==> flow/design.v <==
`timescale 1ns / 1ps
module div_iter (
  input div_clk,
  input resetn,
  input div,
  input div_signed,
  input [31:0] x,
  input [31:0] y,
  output [31:0]s,
  output [31:0] r,
  output reg complete
  );
  wire s_sign;
  wire r_sign;
  wire [31:0] x_abs;
  wire [31:0] y_abs;
  assign s_sign = div_signed ? (x[31] ^ y[31]) : 1'b0;
  assign r_sign = div_signed ? x[31] : 1'b0;
  assign x_abs  = div_signed ? (x[31] ? ~x + 32'd1 : x) : x;
  assign y_abs  = div_signed ? (y[31] ? ~y + 32'd1 : y) : y;
  wire [63:0] op_x_tmp;
  wire [32:0] op_x_high;
  wire        op_x_update;
  wire [32:0] sub_res;
  wire [31:0] r_tmp;
  wire [31:0] s_tmp1;
  reg  [63:0] op_x;
  reg  [32:0] op_y;
  reg  [5:0]  count;
  reg  [31:0] s_tmp;
  always @ ( posedge div_clk )
  begin
    if(!resetn)
    begin
      complete <= 1'b0;
      count    <= 6'd0;
      s_tmp    <= 32'd0;
    end
    else if(div&&!complete)
    begin
      if(count == 6'd0)
      begin
        op_x <= {32'd0,x_abs};
        op_y <= {1'b0,y_abs};
      end
      else if(op_x_update)
      begin
        op_x <= {sub_res,op_x_tmp[30:0]};
      end
      else if(!op_x_update)
        op_x <= op_x_tmp;
      count <= count == 6'd32 ? 6'd0 : count + 6'd1;
      complete <= count == 6'd32 ? 1'b1 : complete;
      s_tmp <= {s_tmp1[31:1],op_x_update};
    end
    else if(complete)
      complete <= 1'b0;
  end
assign s_tmp1 = (count == 6'd0) ? s_tmp : s_tmp << 1;
assign op_x_tmp = (count == 6'd0 || count == 6'd1) ? op_x : op_x << 1;
assign op_x_high = op_x_tmp[63:31];
assign sub_res = op_x_high + ~op_y + 1;
assign op_x_update = ~sub_res[32];
assign r_tmp = complete ? op_x[62:31] : 32'd0;
assign s = div_signed ? (s_sign ? ~s_tmp + 32'd1 : s_tmp) : s_tmp;
assign r = div_signed ? (r_sign ? ~r_tmp + 32'd1 : r_tmp) : r_tmp;
endmodule  
Settings: LEC_CHECK=0, ABC_AREA=0, CAP_MARGIN=20, CELL_PAD_IN_SITES_GLOBAL_PLACEMENT=0, CORE_ASPECT_RATIO=1.94, CORE_MARGIN=8, CORE_UTILIZATION=45, CTS_CLUSTER_DIAMETER=238, CTS_CLUSTER_SIZE=80, GPL_ROUTABILITY_DRIVEN=0, GPL_TIMING_DRIVEN=1, HOLD_SLACK_MARGIN=0.13, PLACE_DENSITY=0.39, SETUP_SLACK_MARGIN=0.12, SLEW_MARGIN=20, TNS_END_PERCENT=40; clock period 4.04 ns.
run.sh (not shown) runs the stock make flow with config.mk's settings and CLKGATE_MAP_FILE=.
The first run ran to the end with no violations.
Edit:
--- a/flow/config.mk
+++ b/flow/config.mk
@@ -10,7 +10,7 @@
 export CELL_PAD_IN_SITES_GLOBAL_PLACEMENT = 0
-export CORE_ASPECT_RATIO = 1.94
-export CORE_MARGIN = 8
-export CORE_UTILIZATION = 45
-export CTS_CLUSTER_DIAMETER = 238
-export CTS_CLUSTER_SIZE = 80
+export CORE_ASPECT_RATIO = 1.23
+export CORE_MARGIN = 2
+export CORE_UTILIZATION = 72
+export CTS_CLUSTER_DIAMETER = 250
+export CTS_CLUSTER_SIZE = 72
 export GPL_ROUTABILITY_DRIVEN = 0
@@ -18,4 +18,4 @@
 export HOLD_SLACK_MARGIN = 0.13
-export PLACE_DENSITY = 0.39
-export SETUP_SLACK_MARGIN = 0.12
+export PLACE_DENSITY_LB_ADDON = 0.0
+export SETUP_SLACK_MARGIN = 0.18
 export SLEW_MARGIN = 20
==> flow/constraint.sdc (replaced) <==
create_clock -name core_clock -period 2.09 [get_ports {div_clk}]
set_input_delay 0.4180 -clock core_clock [delete_from_list [all_inputs] [get_ports {div_clk}]]
set_output_delay 0.4180 -clock core_clock [all_outputs]
set_load 0.01 [all_outputs]
What happened: Now the flow aborted during detailed placement (3_5_place_dp) with DPL-0038. Die area falls by 46%. Synthesized cell count does not change. Area after synthesis stays the same.
Edit:
--- a/flow/config.mk
+++ b/flow/config.mk
@@ -19,4 +19,4 @@
 export PLACE_DENSITY_LB_ADDON = 0.0
-export SETUP_SLACK_MARGIN = 0.18
-export SLEW_MARGIN = 20
+export SETUP_SLACK_MARGIN = 0.4
+export SLEW_MARGIN = 40
 export TNS_END_PERCENT = 40
The changed run aborted during detailed placement (3_5_place_dp) with DPL-0038.
Die size is unchanged.
Area after synthesis is unchanged.
Synthesized cell count is unchanged.
Edit:
--- a/flow/config.mk
+++ b/flow/config.mk
@@ -7,3 +7,3 @@
 export LEC_CHECK = 0
-export ABC_AREA = 0
+export ABC_AREA = 1
 export CAP_MARGIN = 20
@@ -13,3 +13,2 @@
 export CORE_UTILIZATION = 72
-export CTS_CLUSTER_DIAMETER = 250
 export CTS_CLUSTER_SIZE = 72
@@ -19,4 +18,4 @@
 export PLACE_DENSITY_LB_ADDON = 0.0
-export SETUP_SLACK_MARGIN = 0.4
-export SLEW_MARGIN = 40
+export SETUP_SLACK_MARGIN = 0.56
+export SLEW_MARGIN = 20
 export TNS_END_PERCENT = 40
The changed run failed in detailed placement (3_5_place_dp).
Area after synthesis is higher by 13%.
Die area came out higher by 13%.
Synthesized cell count came out higher by 42%.
Edit:
--- a/flow/config.mk
+++ b/flow/config.mk
@@ -8,3 +8,3 @@
 export ABC_AREA = 1
-export CAP_MARGIN = 20
+export CAP_MARGIN = 0
 export CELL_PAD_IN_SITES_GLOBAL_PLACEMENT = 0
@@ -12,9 +12,8 @@
 export CORE_MARGIN = 2
-export CORE_UTILIZATION = 72
-export CTS_CLUSTER_SIZE = 72
+export CORE_UTILIZATION = 67
+export CTS_CLUSTER_SIZE = 80
 export GPL_ROUTABILITY_DRIVEN = 0
 export GPL_TIMING_DRIVEN = 1
-export HOLD_SLACK_MARGIN = 0.13
-export PLACE_DENSITY_LB_ADDON = 0.0
-export SETUP_SLACK_MARGIN = 0.56
+export HOLD_SLACK_MARGIN = 0.29
+export PLACE_DENSITY_LB_ADDON = 0.15
 export SLEW_MARGIN = 20
==> flow/constraint.sdc (replaced) <==
create_clock -name core_clock -period 3.48 [get_ports {div_clk}]
set_input_delay 0.6960 -clock core_clock [delete_from_list [all_inputs] [get_ports {div_clk}]]
set_output_delay 0.6960 -clock core_clock [all_outputs]
set_load 0.01 [all_outputs]
After rerunning:
- This time the run finished with negative setup slack left
- area after synthesis stays the same
- synthesized cell count is unchanged
- die size came out higher by 7.2%
Edit:
==> flow/config.mk (replaced) <==
export PLATFORM = sky130hd
export DESIGN_NAME = div_iter
export DESIGN_NICKNAME = div_iter
export VERILOG_FILES = /design/flow/design.v
export SDC_FILE = /design/flow/constraint.sdc
export NUM_CORES = 4
export LEC_CHECK = 0
export CAP_MARGIN = 20
export CORE_MARGIN = 2
export CORE_UTILIZATION = 40
export SLEW_MARGIN = 20
==> flow/constraint.sdc (replaced) <==
create_clock -name core_clock -period 5.0 [get_ports {div_clk}]
set_input_delay 1.0000 -clock core_clock [delete_from_list [all_inputs] [get_ports {div_clk}]]
set_output_delay 1.0000 -clock core_clock [all_outputs]
set_load 0.01 [all_outputs]
=> The new run finished with timing, DRC and antenna clean. Register-to-register slack improves by 500 ps. Routed wire length came out lower by 25%. Sequential power came out lower by about 32%. Power came out lower by 43%. Worst setup slack improves by 500 ps. Clock skew barely changes. Utilization came out lower by 36 points. Final cell count came out lower by about 22%.
Power figures rest on the tool's default switching activity, not on a simulated workload.
